==> 01-15: inputs <==
==> flow/design.v <==
module jt49_dcrm2 #(parameter sw=8) (
    input                clk,
    input                cen,
    input                rst,
    input         [sw-1:0]  din,
    output signed [sw-1:0]  dout
);
localparam dw=10;  
reg  signed [sw+dw:0] integ, exact, error;
reg  signed [sw:0] pre_dout;
reg signed [sw:0] q;
always @(*) begin
    exact = integ+error;
    q = exact[sw+dw:dw];
    pre_dout  = { 1'b0, din } - q;
end
assign dout = pre_dout[sw-1:0];
always @(posedge clk)
    if( rst ) begin
        integ <= {sw+dw+1{1'b0}};
        error <= {sw+dw+1{1'b0}};
    end else if( cen ) begin
        integ <= integ + pre_dout;  
        error <= exact-{q, {dw{1'b0}}};
    end
endmodule
module iir_1st_order
#(
	parameter COEFF_WIDTH = 18,
	parameter COEFF_SCALE = 15,
	parameter DATA_WIDTH  = 16,
	parameter COUNT_BITS  = 10
)
(
	input clk,
	input reset,
	input [COUNT_BITS - 1 : 0] div,
	input signed [COEFF_WIDTH - 1 : 0] A2, B1, B2,
   input signed [DATA_WIDTH - 1 :0] in,
   output [DATA_WIDTH - 1:0] out
);
	reg signed [DATA_WIDTH-1:0] x0,x1,y0;
	reg signed [DATA_WIDTH + COEFF_WIDTH - 1 : 0] out32;
	reg [COUNT_BITS - 1:0] count;
	assign out = y0;
	always @ (*) begin
		out32 <= (B1*x0 + B2*x1) - A2*y0;  
	end
	always @ (posedge clk) begin
		if(reset) begin
			count <= 0;
			x0 <= 0;
			x1 <= 0;
			y0 <= 0;
		end
		else begin
			count <= count + 1'd1;
			if (count == div - 1) begin
					count <= 0;
					y0 <= {out32[DATA_WIDTH + COEFF_WIDTH - 1] , out32[COEFF_SCALE + DATA_WIDTH - 2 : COEFF_SCALE]};
					x1 <= x0;
					x0 <= in;
			end
		end
	end
endmodule  
module iir_2nd_order
#(
	parameter COEFF_WIDTH = 18,
	parameter COEFF_SCALE = 14,
	parameter DATA_WIDTH  = 16,
	parameter COUNT_BITS  = 10
)
(
	input clk,
	input reset,
	input [COUNT_BITS - 1 : 0] div,
	input signed [COEFF_WIDTH - 1 : 0] A2, A3, B1, B2, B3,
   input signed [DATA_WIDTH - 1 : 0] in,
   output [DATA_WIDTH - 1 : 0] out
);
	reg signed [DATA_WIDTH-1 : 0] x0,x1,x2;
	reg signed [DATA_WIDTH-1 : 0] y0,y1;
	reg signed [(DATA_WIDTH + COEFF_WIDTH - 1) : 0] out32;
	reg [COUNT_BITS : 0] count;
	assign out = y0;
	always @ (*) begin
		out32 <= (B1*x0 + B2*x1 + B3*x2) - (A2*y0 + A3*y1);  
	end
	always @ (posedge clk) begin
		if(reset) begin
			count <=  0;
			x0 <= 0;
			x1 <= 0;
			x2 <= 0;
			y0 <= 0;
			y1 <= 0; 
		end
		else begin
			count <= count + 1'd1;
			if (count == div - 1) begin
					count <= 0;
					y1 <= y0;
					y0 <= {out32[DATA_WIDTH + COEFF_WIDTH - 1] , out32[(DATA_WIDTH + COEFF_SCALE - 2) : COEFF_SCALE]};
					x2 <= x1;
					x1 <= x0;
					x0 <= in;
			end
		end
	end
endmodule  
module arkanoid_lpf(
	input clk,
	input reset,
	input signed [15:0] in,
	output signed [15:0] out);
	wire [9:0] div = 10'd256;  
	wire signed [17:0] A2;
	wire signed [17:0] B2;
	wire signed [17:0] B1;
	wire signed [15:0] audio_post_lpf1;
	assign A2 = -18'd18211;
	assign B1 = 18'd7278;
	assign B2 = 18'd7278;
	iir_1st_order lpf6db(.clk(clk),
								.reset(reset),
								.div(div),
								.A2(A2),
								.B1(B1),
								.B2(B2),
								.in(in),
								.out(audio_post_lpf1)); 
	assign out = audio_post_lpf1;
endmodule
module arkanoid_audio
(
	input                clk_48m,
	input                reset,       
	input          [9:0] sound_raw,   
	input                pause,
	input                vol_boost,
	output signed [15:0] sound
);
reg [8:0] div;
always @(posedge clk_48m) begin
	if(!reset)
		div <= 9'd0;
	else
		div <= div + 9'd1;
end
wire dcrm_cen = !div;
wire signed [15:0] sound_dcrm;
jt49_dcrm2 #(16) dcrm
(
	.clk(clk_48m),
	.cen(dcrm_cen),
	.rst(~reset),
	.din({5'd0, sound_raw}),
	.dout(sound_dcrm)
);
wire signed [15:0] sound_filtered;
arkanoid_lpf lpf
(
	.clk(clk_48m),
	.reset(~reset),
	.in(sound_dcrm),
	.out(sound_filtered)
);
assign sound = pause ? 16'd0 : vol_boost ? (sound_filtered <<< 16'd5) : (sound_filtered <<< 16'd4);
endmodule
==> flow/run.sh <==
#!/bin/bash
# the make line also repeats each setting of config.mk as NAME=value (left out here)
make -C /OpenROAD-flow-scripts/flow DESIGN_CONFIG=/design/flow/config.mk WORK_HOME=/design/flow/orfs CLKGATE_MAP_FILE= finish
==> flow/config.mk <==
export PLATFORM = sky130hd
export DESIGN_NAME = arkanoid_audio
export DESIGN_NICKNAME = arkanoid_audio
export VERILOG_FILES = /design/flow/design.v
export SDC_FILE = /design/flow/constraint.sdc
export NUM_CORES = 4
export LEC_CHECK = 0
export ABC_AREA = 1
export CAP_MARGIN = 20
export CELL_PAD_IN_SITES_DETAIL_PLACEMENT = 0
export CORE_ASPECT_RATIO = 0.89
export CORE_MARGIN = 2
export CORE_UTILIZATION = 72
export CTS_CLUSTER_SIZE = 13
export GPL_ROUTABILITY_DRIVEN = 0
export HOLD_SLACK_MARGIN = -0.08
export MAX_ROUTING_LAYER = met4
export MIN_ROUTING_LAYER = met1
export PLACE_DENSITY_LB_ADDON = 0.09
export SLEW_MARGIN = 0
==> flow/constraint.sdc <==
create_clock -name core_clock -period 8.89 [get_ports {clk_48m}]
set_input_delay 1.7780 -clock core_clock [delete_from_list [all_inputs] [get_ports {clk_48m}]]
set_output_delay 1.7780 -clock core_clock [all_outputs]
set_load 0.01 [all_outputs]
==> 06-03 (differences from 01-15) <==
Settings changed: ABC_AREA 1 to default, CTS_CLUSTER_SIZE 13 to 80, PLACE_DENSITY from default to 0.39, PLACE_DENSITY_LB_ADDON 0.09 to default.
==> qor summary <==
Worst slack after detailed placement: 01-15 -0.526 ns; 06-03 -0.733 ns
Stage-log warning count: 01-15 56; 06-03 59
Run status: 01-15 failed layout checks; 06-03 failed layout checks
Reasons for failing layout checks: 01-15 negative setup slack; 06-03 negative setup slack
Placeable core region: 01-15 31400 um2; 06-03 30300 um2
Hpwl dp: 01-15 55900 um; 06-03 48600 um
Combinational power: 01-15 2.02 mW; 06-03 1.33 mW
Hold Path Sink: 01-15 lpf.lpf6db.count[0]; 06-03 dcrm.error[7]
Peak fanout along the critical path: 01-15 4; 06-03 3
Most Frequent Cell on Critical Path: 01-15 inv_1; 06-03 fa_1
Post-cts resize count: 01-15 113; 06-03 51
Register-to-register path setup slack: 01-15 -0.72 ns; 06-03 -0.71 ns
Utilization after layout: 01-15 84.7%; 06-03 83.5%
Via count normalized by instance count: 01-15 6.38; 06-03 5.84
Finished Layout Cells: 01-15 3411; 06-03 3070
Sequential power: 01-15 0.638 mW; 06-03 0.596 mW
Power and IR drop assume default switching activity.
